Design chipmunk, start of the top module:
module chipmunk
	#(parameter addrSize = 12)
	(input clk,
	 input reset,
	 input [addrSize-1:0] startPC,
	 input [7:0] dataBus,
	 output [7:0] dataBusWrite,
	 output reg [addrSize-1:0] addrBus,
	 output weMem,
	 output done);
clock: 2.65 ns
lec_check: 0
cap_margin: 30
core_margin: 2
core_utilization: 16
cts_cluster_size: 71
gpl_timing_driven: 1
hold_slack_margin: 0.15
max_routing_layer: met5
min_routing_layer: met2
place_density_lb_addon: 0.14
setup_slack_margin: 0.7
slew_margin: 10
tns_end_percent: 15
run.sh (not shown) runs the stock make flow with config.mk's settings and CLKGATE_MAP_FILE=.
The baseline completed, yet does not pass: negative setup slack.
==> next run, changes <==
Settings changed: CAP_MARGIN 30 to 20, CORE_UTILIZATION 16 to 68, CTS_CLUSTER_SIZE 71 to default, GPL_TIMING_DRIVEN 1 to default, HOLD_SLACK_MARGIN 0.15 to default, MAX_ROUTING_LAYER met5 to default, MIN_ROUTING_LAYER met2 to default, PLACE_DENSITY_LB_ADDON 0.14 to default, SETUP_SLACK_MARGIN 0.7 to default, SLEW_MARGIN 10 to 20, TNS_END_PERCENT 15 to default.
Clock period 2.65 ns to 5.97 ns, I/O delays scaled along.
Outcome:
- The changed run finished clean
- total power drops by well over a third
- via count drops by a quarter to a third
- core utilization climbs by 50 points
- setup slack gets better by 2.6 ns
- sequential share of layout area climbs by 7.2 points
- synthesized cell count does not change
==> next run, changes <==
Settings changed: CORE_UTILIZATION 68 to 33.
Clock period 5.97 ns to 4.69 ns, I/O delays scaled along.
Effect: The new run produced a clean layout; hold slack improved by 0.021 ns; power increases by 32%; global-route usage shrinks by 22 points; design area came out higher by 5.8%; synthesized area does not change; clock skew stays flat; combinational power went up by 42%; via count drops by 2.1%; utilization drops by 36 points; first-iteration DRC count is unchanged.

---

Starting RTL as in the previous note.
// chipmunk
module chipmunk
	#(parameter addrSize = 12)
	(input clk,
	 input reset,
	 input [addrSize-1:0] startPC,
	 input [7:0] dataBus,
	 output [7:0] dataBusWrite,
	 output reg [addrSize-1:0] addrBus,
	 output weMem,
	 output done);
==> flow/config.mk <==
export PLATFORM = sky130hd
export DESIGN_NAME = chipmunk
export DESIGN_NICKNAME = chipmunk
export VERILOG_FILES = /design/flow/design.v
export SDC_FILE = /design/flow/constraint.sdc
export NUM_CORES = 4
export LEC_CHECK = 0
export ABC_AREA = 0
export CAP_MARGIN = 20
export CORE_MARGIN = 2
export CORE_UTILIZATION = 50
export CTS_CLUSTER_DIAMETER = 262
export CTS_CLUSTER_SIZE = 98
export PLACE_DENSITY_LB_ADDON = 0.04
export SLEW_MARGIN = 20
export TNS_END_PERCENT = 15
==> flow/constraint.sdc <==
create_clock -name core_clock -period 5.0 [get_ports {clk}]
set_input_delay 1.0000 -clock core_clock [delete_from_list [all_inputs] [get_ports {clk}]]
set_output_delay 1.0000 -clock core_clock [all_outputs]
set_load 0.01 [all_outputs]
Next try:
ABC_AREA = unset   (was 0)
CORE_UTILIZATION = 65   (was 50)
CTS_CLUSTER_DIAMETER = unset   (was 262)
CTS_CLUSTER_SIZE = unset   (was 98)
PLACE_DENSITY_LB_ADDON = unset   (was 0.04)
TNS_END_PERCENT = unset   (was 15)
clock period = 3.95 ns   (was 5.0 ns; I/O delays follow)
Result:
- The changed run finished but fails on setup timing
- setup slack is worse by 0.69 ns
- count of clock-buffer cells in the layout grows by 1
- core utilization climbs by 23 points
- maximum frequency is higher by 8.3%
- die size falls by about 22%
- wire length is higher by about 3%
- non-clock buffer count climbs by 94
- area after synthesis stays the same
- sequential power increases by 26%
- via count is higher by about 9%
Next try:
CORE_UTILIZATION = 40   (was 65)
clock period = 4.69 ns   (was 3.95 ns; I/O delays follow)
Outcome: Now the flow passed the timing, DRC and antenna checks; sequential share of layout area grows by 1.3 points; total power shrinks by 22%; clock skew barely changes; die area grows by 60%; combinational power shrinks by 28%.
Next try:
ABC_AREA = 1   (was unset)
CORE_UTILIZATION = 65   (was 40)
CTS_CLUSTER_SIZE = 73   (was unset)
clock period = 3.68 ns   (was 4.69 ns; I/O delays follow)
What happened: With this change the flow reached the layout checks and failed them: setup timing. Sequential power came out higher by a quarter to a third. Worst hold slack is worse by 0.028 ns. Total power came out higher by a quarter to a third. Die size came out lower by well over a third. Clock-buffer cell count is unchanged. Cell area came out lower slightly. Fmax came out higher by about a fifth. Final cell count came out higher by roughly a tenth. Setup slack is worse by 0.34 ns. Sequential share of layout area stays flat.
Next try:
CORE_UTILIZATION = 64   (was 65)
CTS_CLUSTER_SIZE = unset   (was 73)
clock period = 4.34 ns   (was 3.68 ns; I/O delays follow)
The changed run ran to the end with no violations. Final cell count decreases by 1.7%. Synthesized area does not change. Power decreases by 20%. Wire length decreases by 7.0%. Synthesized cell count does not change. Sequential share of layout area increases by 1.3 points. Hold slack is about the same. Setup slack improved by 0.33 ns. Sequential cell count does not change.
Next try:
ABC_AREA = unset   (was 1)
CORE_UTILIZATION = 65   (was 64)
clock period = 3.87 ns   (was 4.34 ns; I/O delays follow)
The new run finished with setup timing left.
Routed wire length rises by about 8%.
Power rises by 31%.
Global-route usage rises by 0.87 points.
Setup slack degrades by 0.80 ns.
Synthesized cell count falls by 16%.
Core utilization rises by 9.7 points.
Area after synthesis rises by 3.6%.

---

Starting RTL as in the previous note.
Settings: LEC_CHECK=0, CAP_MARGIN=15, CELL_PAD_IN_SITES_DETAIL_PLACEMENT=2, CORE_ASPECT_RATIO=0.55, CORE_MARGIN=2, CORE_UTILIZATION=67, CTS_CLUSTER_DIAMETER=286, CTS_CLUSTER_SIZE=51, GPL_ROUTABILITY_DRIVEN=1, HOLD_SLACK_MARGIN=-0.05, MAX_ROUTING_LAYER=met4, MIN_ROUTING_LAYER=met1, SETUP_SLACK_MARGIN=0.66, SLEW_MARGIN=15, TNS_END_PERCENT=45; clock period 2.98 ns.
The starting point died in 3_5_place_dp.
==> next run, changes <==
==> flow/config.mk (replaced) <==
export PLATFORM = sky130hd
export DESIGN_NAME = chipmunk
export DESIGN_NICKNAME = chipmunk
export VERILOG_FILES = /design/flow/design.v
export SDC_FILE = /design/flow/constraint.sdc
export NUM_CORES = 4
export LEC_CHECK = 0
export CAP_MARGIN = 20
export CORE_MARGIN = 2
export CORE_UTILIZATION = 60
export SETUP_SLACK_MARGIN = 1.05
export SLEW_MARGIN = 20
==> flow/constraint.sdc (replaced) <==
create_clock -name core_clock -period 3.84 [get_ports {clk}]
set_input_delay 0.7680 -clock core_clock [delete_from_list [all_inputs] [get_ports {clk}]]
set_output_delay 0.7680 -clock core_clock [all_outputs]
set_load 0.01 [all_outputs]
After rerunning: This time the run completed, yet does not pass: negative setup slack. Area after synthesis does not change. Synthesized cell count is unchanged. Die size went up by 11%.
==> next run, changes <==
--- a/flow/config.mk
+++ b/flow/config.mk
@@ -7,6 +7,7 @@
 export LEC_CHECK = 0
+export ABC_AREA = 1
 export CAP_MARGIN = 20
 export CORE_MARGIN = 2
-export CORE_UTILIZATION = 60
-export SETUP_SLACK_MARGIN = 1.05
+export CORE_UTILIZATION = 68
+export PLACE_DENSITY = 0.36
 export SLEW_MARGIN = 20
==> flow/constraint.sdc (replaced) <==
create_clock -name core_clock -period 4.17 [get_ports {clk}]
set_input_delay 0.8340 -clock core_clock [delete_from_list [all_inputs] [get_ports {clk}]]
set_output_delay 0.8340 -clock core_clock [all_outputs]
set_load 0.01 [all_outputs]
After rerunning:
- With this change the flow ran to the end with no violations
- register-to-register slack is better by 830 ps
- combinational power decreases by 33%
- wire length decreases by 13%
==> next run, changes <==
--- a/flow/config.mk
+++ b/flow/config.mk
@@ -7,3 +7,2 @@
 export LEC_CHECK = 0
-export ABC_AREA = 1
 export CAP_MARGIN = 20
@@ -11,3 +10,2 @@
 export CORE_UTILIZATION = 68
-export PLACE_DENSITY = 0.36
 export SLEW_MARGIN = 20
==> flow/constraint.sdc (replaced) <==
create_clock -name core_clock -period 4.33 [get_ports {clk}]
set_input_delay 0.8660 -clock core_clock [delete_from_list [all_inputs] [get_ports {clk}]]
set_output_delay 0.8660 -clock core_clock [all_outputs]
set_load 0.01 [all_outputs]
After rerunning:
- With this change the flow finished but failed the layout checks on negative setup slack
- sequential power goes down by about 4%
- non-clock buffer count increases by 66
- global-route usage came out lower by 1.4 points
- power came out higher by about 0.32%
- die area increases by about 3.4%
- routed wire length goes up by about 0.8%
- combinational power grows by about 8%
- area after synthesis goes up by 3.6%
- hold slack is better by 17 ps
- utilization climbs by 3.0 points

---

Starting RTL as in the previous note.
clock: 4.79 ns
lec_check: 0
cap_margin: 15
cell_pad_in_sites_detail_placement: 0
cell_pad_in_sites_global_placement: 2
core_aspect_ratio: 1.88
core_margin: 2
core_utilization: 24
cts_cluster_diameter: 228
cts_cluster_size: 16
max_routing_layer: met5
min_routing_layer: met2
place_density: 0.41
slew_margin: 30
tns_end_percent: 20
The first run went through all stages and came out clean.
Then changed:
CAP_MARGIN = 30   (was 15)
CELL_PAD_IN_SITES_DETAIL_PLACEMENT = 2   (was 0)
CTS_CLUSTER_SIZE = 66   (was 16)
HOLD_SLACK_MARGIN = 0.1   (was not set)
MIN_ROUTING_LAYER = not set   (was met2)
clock period = 5.63 ns   (was 4.79 ns; I/O delays follow)
Non-clock buffer count goes down by 69.
Worst hold slack gets worse by 0.0049 ns.
Worst setup slack gets better by 0.19 ns.
Then changed:
CAP_MARGIN = 20   (was 30)
CELL_PAD_IN_SITES_DETAIL_PLACEMENT = not set   (was 2)
CELL_PAD_IN_SITES_GLOBAL_PLACEMENT = not set   (was 2)
CORE_ASPECT_RATIO = not set   (was 1.88)
CTS_CLUSTER_DIAMETER = 174   (was 228)
CTS_CLUSTER_SIZE = 98   (was 66)
SETUP_SLACK_MARGIN = -0.55   (was not set)
SLEW_MARGIN = 40   (was 30)
TNS_END_PERCENT = not set   (was 20)
clock period = 5.51 ns   (was 5.63 ns; I/O delays follow)
What happened: Power is lower by about 5.3%; maximum frequency barely changes; wire length is lower by 26%; via count is lower by 3.5%; critical path depth is higher by 1; cell area is lower by 2.5%.
Then changed:
CAP_MARGIN = 0   (was 20)
CORE_UTILIZATION = 66   (was 24)
CTS_CLUSTER_DIAMETER = 44   (was 174)
CTS_CLUSTER_SIZE = not set   (was 98)
HOLD_SLACK_MARGIN = not set   (was 0.1)
PLACE_DENSITY = not set   (was 0.41)
SETUP_SLACK_MARGIN = not set   (was -0.55)
clock period = 3.83 ns   (was 5.51 ns; I/O delays follow)
Result: With this change the flow finished but failed the layout checks on setup timing. Final area went up by a little under a tenth. Non-clock buffer count went up by 119. Routed wire length went down by a few percent. Via count went up by about a fifth.
Power and IR drop assume default switching activity.
